==> run a: inputs <==
==> flow/design.v <==
module signed_mult_1_17 (out, a, b);
	output 	signed  [17:0]	out;
	input 	signed	[17:0] 	a;
	input 	signed	[17:0] 	b;
	wire 	signed	[35:0]	mult_out;
	assign mult_out = a * b;
	assign out = {mult_out[35], mult_out[33:17]};
endmodule
module OneNode(output signed [17:0] u_2_mid,    
	       input clock,		        
	       input reset,		        
	       input signed [17:0] u_hit_mid,   
	       input signed [17:0] u_1_right,   
	       input signed [17:0] u_1_left,     
	       input signed [17:0] u_1_up,      
	       input signed [17:0] u_1_down    
);  
    reg signed [17:0] u_0_mid_temp;		 
    reg signed [17:0] u_1_mid_temp, u_1_right_temp, u_1_left_temp, u_1_up_temp, u_1_down_temp; 
    wire signed [17:0] temp1,temp2, temp3, temp4;
    parameter [17:0] rho = (1<<17)/20; 
    parameter [17:0] eta = (999<<17)/1000;
    always @ (posedge clock) 
    begin
	if (reset == 0)
	begin
	    u_1_mid_temp = u_hit_mid; 
	    u_0_mid_temp = u_1_mid_temp; 
	    u_1_right_temp = 0; 
	    u_1_left_temp = 0;
	    u_1_up_temp = 0;
	    u_1_down_temp = 0;
   	end
        else
	begin
	    u_0_mid_temp = u_1_mid_temp;  
            u_1_mid_temp = u_2_mid;	   
	    u_1_right_temp = u_1_right;   
	    u_1_left_temp = u_1_left;	   
	    u_1_up_temp = u_1_up;         
	    u_1_down_temp = u_1_down;     
	end
    end
    assign  temp1 = u_1_up_temp + u_1_down_temp + u_1_right_temp + u_1_left_temp - (u_1_mid_temp<<<2);
    signed_mult_1_17 mult_1(.out(temp2),
			    .a(temp1),
                            .b(rho)); 
    assign  temp4 = temp2 + (u_1_mid_temp<<<1) - temp3;
    signed_mult_1_17 mult_2(.out(temp3),
			    .a(u_0_mid_temp),
                            .b(eta)); 
    signed_mult_1_17 mult_3(.out(u_2_mid),
			    .a(temp4),
                            .b(eta)); 
endmodule
module multNodes
#(parameter SIZE = 10)
(output signed [SIZE*SIZE*18-1:0] u_2_mid,    
 input clock,
 input reset,		        
 input signed [SIZE*SIZE*18-1:0] u_hit_mid,   
 input signed [SIZE*SIZE*18-1:0] u_1_right,   
 input signed [SIZE*SIZE*18-1:0] u_1_left,     
 input signed [SIZE*SIZE*18-1:0] u_1_up,      
 input signed [SIZE*SIZE*18-1:0] u_1_down     
);
    genvar i,j,k;
    generate
	for (k = 1; k < SIZE-1; k = k + 1) begin: side
		OneNode nodeUp(.u_2_mid(u_2_mid[(((0)*SIZE+(k))*18) +: 18]),
			       .clock(clock),
		               .reset(reset),
	                       .u_hit_mid(u_hit_mid[(((0)*SIZE+(k))*18) +: 18]),
	                       .u_1_right(u_1_right[(((0)*SIZE+(k+1))*18) +: 18]),
	                       .u_1_left(u_1_left[(((0)*SIZE+(k-1))*18) +: 18]),
	                       .u_1_up(18'sd0),
	       	               .u_1_down(u_1_down[(((1)*SIZE+(k))*18) +: 18]));
		OneNode nodeDown(.u_2_mid(u_2_mid[(((SIZE-1)*SIZE+(k))*18) +: 18]),
			         .clock(clock),
		                 .reset(reset),
	                         .u_hit_mid(u_hit_mid[(((SIZE-1)*SIZE+(k))*18) +: 18]),
	                         .u_1_right(u_1_right[(((SIZE-1)*SIZE+(k+1))*18) +: 18]),
	                         .u_1_left(u_1_left[(((SIZE-1)*SIZE+(k-1))*18) +: 18]),
	                         .u_1_up(u_1_up[(((SIZE-2)*SIZE+(k))*18) +: 18]),
	       	                 .u_1_down(18'sd0));
		OneNode nodeLeft(.u_2_mid(u_2_mid[(((k)*SIZE+(0))*18) +: 18]),
			         .clock(clock),
		                 .reset(reset),
	                         .u_hit_mid(u_hit_mid[(((k)*SIZE+(0))*18) +: 18]),
	                         .u_1_right(u_1_right[(((k)*SIZE+(1))*18) +: 18]),
	                         .u_1_left(18'sd0),
	                         .u_1_up(u_1_up[(((k-1)*SIZE+(0))*18) +: 18]),
	       	                 .u_1_down(u_1_down[(((k+1)*SIZE+(0))*18) +: 18]));
		OneNode nodeRight(.u_2_mid(u_2_mid[(((k)*SIZE+(SIZE-1))*18) +: 18]),
			         .clock(clock),
		                 .reset(reset),
	                         .u_hit_mid(u_hit_mid[(((k)*SIZE+(SIZE-1))*18) +: 18]),
	                         .u_1_right(18'sd0),
	                         .u_1_left(u_1_left[(((k)*SIZE+(SIZE-2))*18) +: 18]),
	                         .u_1_up(u_1_up[(((k+1)*SIZE+(SIZE-1))*18) +: 18]),
	       	                 .u_1_down(u_1_down[(((k-1)*SIZE+(SIZE-1))*18) +: 18]));
	end
    endgenerate
    generate
	for (k = 0; k < SIZE; k = k + 10) begin: corner
		OneNode UpLeftCorner(.u_2_mid(u_2_mid[(((0)*SIZE+(k))*18) +: 18]),
			             .clock(clock),
		                     .reset(reset),
	                             .u_hit_mid(u_hit_mid[(((0)*SIZE+(k))*18) +: 18]),
	                             .u_1_right(u_1_right[(((0)*SIZE+(k+1))*18) +: 18]),
	                             .u_1_left(18'sd0),
	                             .u_1_up(18'sd0),
	       	                     .u_1_down(u_1_down[(((1)*SIZE+(k))*18) +: 18]));
		OneNode UpRightCorner(.u_2_mid(u_2_mid[(((k)*SIZE+(SIZE-1))*18) +: 18]),
			             .clock(clock),
		                     .reset(reset),
	                             .u_hit_mid(u_hit_mid[(((k)*SIZE+(SIZE-1))*18) +: 18]),
	                             .u_1_right(18'sd0),
	                             .u_1_left(u_1_left[(((k)*SIZE+(SIZE-2))*18) +: 18]),
	                             .u_1_up(18'sd0),
	       	                     .u_1_down(u_1_down[(((k+1)*SIZE+(SIZE-1))*18) +: 18]));
		OneNode DownLeftCorner(.u_2_mid(u_2_mid[(((SIZE-1)*SIZE+(k))*18) +: 18]),
			               .clock(clock),
		                       .reset(reset),
	                               .u_hit_mid(u_hit_mid[(((SIZE-1)*SIZE+(k))*18) +: 18]),
	                               .u_1_right(u_1_right[(((SIZE-1)*SIZE+(k+1))*18) +: 18]),
	                               .u_1_left(18'sd0),
	                               .u_1_up(u_1_up[(((SIZE-2)*SIZE+(k))*18) +: 18]),
	       	                      .u_1_down(18'sd0));
		OneNode DownRightCorner(.u_2_mid(u_2_mid[(((SIZE-1)*SIZE+(SIZE-1))*18) +: 18]),
			                .clock(clock),
		                        .reset(reset),
	                                .u_hit_mid(u_hit_mid[(((SIZE-1)*SIZE+(SIZE-1))*18) +: 18]),
	                                .u_1_right(18'sd0),
	                                .u_1_left(u_1_left[(((SIZE-1)*SIZE+(SIZE-2))*18) +: 18]),
	                                .u_1_up(u_1_up[(((SIZE-2)*SIZE+(SIZE-1))*18) +: 18]),
	       	                        .u_1_down(18'sd0));
	end
    endgenerate
    generate
	for (i = 1; i < SIZE-1; i = i + 1) begin: row
	    for (j = 1; j < SIZE-1; j = j + 1) begin: col
		OneNode node(.u_2_mid(u_2_mid[(((i)*SIZE+(j))*18) +: 18]),
			     .clock(clock),
		             .reset(reset),
	                     .u_hit_mid(u_hit_mid[(((i)*SIZE+(j))*18) +: 18]),
	                     .u_1_right(u_1_right[(((i)*SIZE+(j+1))*18) +: 18]),
	                     .u_1_left(u_1_left[(((i)*SIZE+(j-1))*18) +: 18]),
	                     .u_1_up(u_1_up[(((i-1)*SIZE+(j))*18) +: 18]),
	       	             .u_1_down(u_1_down[(((i+1)*SIZE+(j))*18) +: 18]));
	    end
	end
    endgenerate
endmodule
module drum_grid
(input clock,
 input reset,                      
 input  [3*3*18-1:0] u_hit,        
 output [3*3*18-1:0] u_out         
);
    localparam SIZE = 3;
    wire signed [SIZE*SIZE*18-1:0] u_2_mid;
    multNodes #(.SIZE(SIZE)) grid(.u_2_mid(u_2_mid),
		  .clock(clock),
 	          .reset(reset),
 	          .u_hit_mid(u_hit),
 	          .u_1_right(u_2_mid),
 	          .u_1_left(u_2_mid),
 	          .u_1_up(u_2_mid),
 	          .u_1_down(u_2_mid));
    assign u_out = u_2_mid;
endmodule
==> flow/run.sh <==
#!/bin/bash
# the make line also repeats each setting of config.mk as NAME=value (left out here)
make -C /OpenROAD-flow-scripts/flow DESIGN_CONFIG=/design/flow/config.mk WORK_HOME=/design/flow/orfs CLKGATE_MAP_FILE= finish
==> flow/config.mk <==
export PLATFORM = sky130hd
export DESIGN_NAME = drum_grid
export DESIGN_NICKNAME = drum_grid
export VERILOG_FILES = /design/flow/design.v
export SDC_FILE = /design/flow/constraint.sdc
export NUM_CORES = 4
export LEC_CHECK = 0
export ABC_AREA = 1
export CAP_MARGIN = 30
export CELL_PAD_IN_SITES_DETAIL_PLACEMENT = 0
export CELL_PAD_IN_SITES_GLOBAL_PLACEMENT = 3
export CORE_ASPECT_RATIO = 0.53
export CORE_MARGIN = 3
export CORE_UTILIZATION = 58
export CTS_CLUSTER_DIAMETER = 63
export CTS_CLUSTER_SIZE = 21
export GPL_TIMING_DRIVEN = 1
export HOLD_SLACK_MARGIN = 0.29
export PLACE_DENSITY = 0.54
export SETUP_SLACK_MARGIN = 5.0
export SLEW_MARGIN = 40
==> flow/constraint.sdc <==
create_clock -name core_clock -period 25.0 [get_ports {clock}]
set_input_delay 5.0000 -clock core_clock [delete_from_list [all_inputs] [get_ports {clock}]]
set_output_delay 5.0000 -clock core_clock [all_outputs]
set_load 0.01 [all_outputs]
==> run b (differences from run a) <==
- CAP_MARGIN: 30 -> 20
- CELL_PAD_IN_SITES_DETAIL_PLACEMENT: 0 -> unset
- CELL_PAD_IN_SITES_GLOBAL_PLACEMENT: 3 -> unset
- CORE_ASPECT_RATIO: 0.53 -> unset
- CORE_MARGIN: 3 -> 2
- CORE_UTILIZATION: 58 -> 72
- CTS_CLUSTER_DIAMETER: 63 -> 209
- CTS_CLUSTER_SIZE: 21 -> unset
- GPL_TIMING_DRIVEN: 1 -> unset
- HOLD_SLACK_MARGIN: 0.29 -> unset
- PLACE_DENSITY: 0.54 -> unset
- PLACE_DENSITY_LB_ADDON: unset -> 0.08
- SETUP_SLACK_MARGIN: 5.0 -> unset
- SLEW_MARGIN: 40 -> 20
==> flow/constraint.sdc (replaced) <==
create_clock -name core_clock -period 14.2 [get_ports {clock}]
set_input_delay 2.8400 -clock core_clock [delete_from_list [all_inputs] [get_ports {clock}]]
set_output_delay 2.8400 -clock core_clock [all_outputs]
set_load 0.01 [all_outputs]
==> comparison table <==
metric                                                                                           run a                      run b
Run status                                                                   aborted with a tool error  aborted with a tool error
Last stage reached                                                                3_1_place_gp_skip_io                    4_1_cts
Area of the placeable core                                                                  347000 µm²                 282000 µm²
Yosys warning total                                                                                  1                          1
Chip area in the Yosys report                                                               203000 µm²                 203000 µm²
AO/OA Area Share                                                                                0.0674                     0.0674
Share of the synthesized area in the top cell type                                               0.423                      0.423
Number of cells produced by synthesis                                                            22800                      22800
Post-synth seq share                                                                            0.0479                     0.0479
Share of synthesized cell area in full adder, half adder and majority cells                      0.621                      0.621
Library cell occupying the most area in the post-synthesis netlist                                fa_1                       fa_1
Die Width                                                                                       819 µm                     535 µm
Die area                                                                                    358000 µm²                 286000 µm²
Area fraction in and, or, nand and nor cells after synthesis                                    0.0852                     0.0852
Fp util                                                                                          0.586                      0.722
Number of core rows                                                                                157                        195
Post-synthesis sequential element count                                                            486                        486
Total standard cell area after synthesis                                                    203000 µm²                 203000 µm²
Synth unique cells                                                                                  67                         67
Asr flop ratio synth                                                                                 0                          0
Vertical extent of the die                                                                      437 µm                     535 µm
Post-synth net total                                                                             30500                      30500
Mapped Avg Cell Area                                                                          8.89 µm²                   8.89 µm²

========
==> 11-08 <==
// drum_grid: RTL as listed in full above, without the edits since
Settings: LEC_CHECK=0, ABC_AREA=1, CAP_MARGIN=30, CELL_PAD_IN_SITES_DETAIL_PLACEMENT=2, CELL_PAD_IN_SITES_GLOBAL_PLACEMENT=3, CORE_ASPECT_RATIO=0.53, CORE_MARGIN=2, CORE_UTILIZATION=54, CTS_CLUSTER_SIZE=21, SETUP_SLACK_MARGIN=5.0, SLEW_MARGIN=40; clock period 25.0 ns.
run.sh (not shown) runs the stock make flow with config.mk's settings and CLKGATE_MAP_FILE=.
==> 02-02 (differences from 11-08) <==
ABC_AREA = unset   (was 1)
CAP_MARGIN = 20   (was 30)
CELL_PAD_IN_SITES_DETAIL_PLACEMENT = unset   (was 2)
CELL_PAD_IN_SITES_GLOBAL_PLACEMENT = unset   (was 3)
CORE_ASPECT_RATIO = unset   (was 0.53)
CORE_UTILIZATION = 40   (was 54)
CTS_CLUSTER_SIZE = unset   (was 21)
SETUP_SLACK_MARGIN = -2.0   (was 5.0)
SLEW_MARGIN = 20   (was 40)
==> flow/constraint.sdc (replaced) <==
create_clock -name core_clock -period 24.3 [get_ports {clock}]
set_input_delay 4.8600 -clock core_clock [delete_from_list [all_inputs] [get_ports {clock}]]
set_output_delay 4.8600 -clock core_clock [all_outputs]
set_load 0.01 [all_outputs]
==> comparison table <==
quantity                                                                           02-02                   11-08
Area share of the leading cell type in the synthesized netlist                     44.2%                   42.3%
Xor and xnor area share after synthesis                                            4.89%                   4.53%
Number of placement rows                                                             256                     163
Core region area                                                             485,000 µm²             373,000 µm²
Die height                                                                        701 µm                  451 µm
Outcome                                                         finished with violations  stopped before the end
Last stage reached                                                                     -    3_1_place_gp_skip_io
Reasons for failing layout checks                                   negative setup slack                       -
Number of cells in Yosys stat                                                     19,700                  22,800
Post-synthesis cell count                                                         19,700                  22,800
Synthesized cell area                                                        195,000 µm²             203,000 µm²
Floorplan utilization                                                              40.1%                   54.4%
AND-OR/OR-AND Cells, Area Fraction                                                 6.44%                   6.74%
Simple-gate portion of the synthesized area                                        5.43%                   8.52%
Synthesized area per cell                                                       9.90 µm²                8.89 µm²
Fraction of the yosys area taken by sequential cells                               5.00%                   4.79%
Adder-cell share of the synthesized area                                           64.8%                   62.1%
Chip area in the Yosys report                                                195,000 µm²             203,000 µm²

========
==> inputs of 10-09 <==
// drum_grid: RTL as listed in full above, without the edits since
Settings: LEC_CHECK=0, CAP_MARGIN=20, CORE_ASPECT_RATIO=1.52, CORE_MARGIN=2, CORE_UTILIZATION=40, CTS_CLUSTER_DIAMETER=317, SLEW_MARGIN=20; clock period 25.0 ns.
==> inputs of 10-03, as changes to 10-09 <==
--- a/flow/config.mk
+++ b/flow/config.mk
@@ -7,7 +7,11 @@
 export LEC_CHECK = 0
 export CAP_MARGIN = 20
-export CORE_ASPECT_RATIO = 1.52
 export CORE_MARGIN = 2
-export CORE_UTILIZATION = 40
-export CTS_CLUSTER_DIAMETER = 317
+export CORE_UTILIZATION = 70
+export CTS_CLUSTER_DIAMETER = 289
+export GPL_TIMING_DRIVEN = 1
+export MAX_ROUTING_LAYER = met5
+export PLACE_DENSITY_LB_ADDON = 0.28
+export SETUP_SLACK_MARGIN = 5.0
 export SLEW_MARGIN = 20
+export TNS_END_PERCENT = 75
==> flow/constraint.sdc (replaced) <==
create_clock -name core_clock -period 15.4 [get_ports {clock}]
set_input_delay 3.0800 -clock core_clock [delete_from_list [all_inputs] [get_ports {clock}]]
set_output_delay 3.0800 -clock core_clock [all_outputs]
set_load 0.01 [all_outputs]
==> inputs of 04-15, as changes to 10-09 <==
==> flow/config.mk (replaced) <==
export PLATFORM = sky130hd
export DESIGN_NAME = drum_grid
export DESIGN_NICKNAME = drum_grid
export VERILOG_FILES = /design/flow/design.v
export SDC_FILE = /design/flow/constraint.sdc
export NUM_CORES = 4
export LEC_CHECK = 0
export ABC_AREA = 1
export CAP_MARGIN = 30
export CELL_PAD_IN_SITES_DETAIL_PLACEMENT = 2
export CELL_PAD_IN_SITES_GLOBAL_PLACEMENT = 3
export CORE_MARGIN = 2
export CORE_UTILIZATION = 40
export SETUP_SLACK_MARGIN = 5.0
export SLEW_MARGIN = 40
==> results.txt <==
impl run done, here's what came out: status=timing/DRC/antenna clean, post-synth cell types=107, met2 usage=0.418, minimum clock period=24.06 ns
# the run above: 10-09

==> results.txt <==
impl run done, here's what came out: status=timing/DRC/antenna clean, Synth area leader=fa_1, minimum clock period=22.15 ns, met2 usage=0.590, post-synth cell types=67
# the run above: 04-15

==> results.txt <==
run metrics: status=aborted with a tool error, Stop stage=5_1_grt, Error=[ERROR GRT-0116] Global routing finished with congestion. Check the congestion regions in the DRC Viewer., GRT Util Overall=0.754, I/O Buffers=325, post-synth cell types=107, XORs/XNORs by Area=0.0489, met2 usage=0.916
# the run above: 10-03

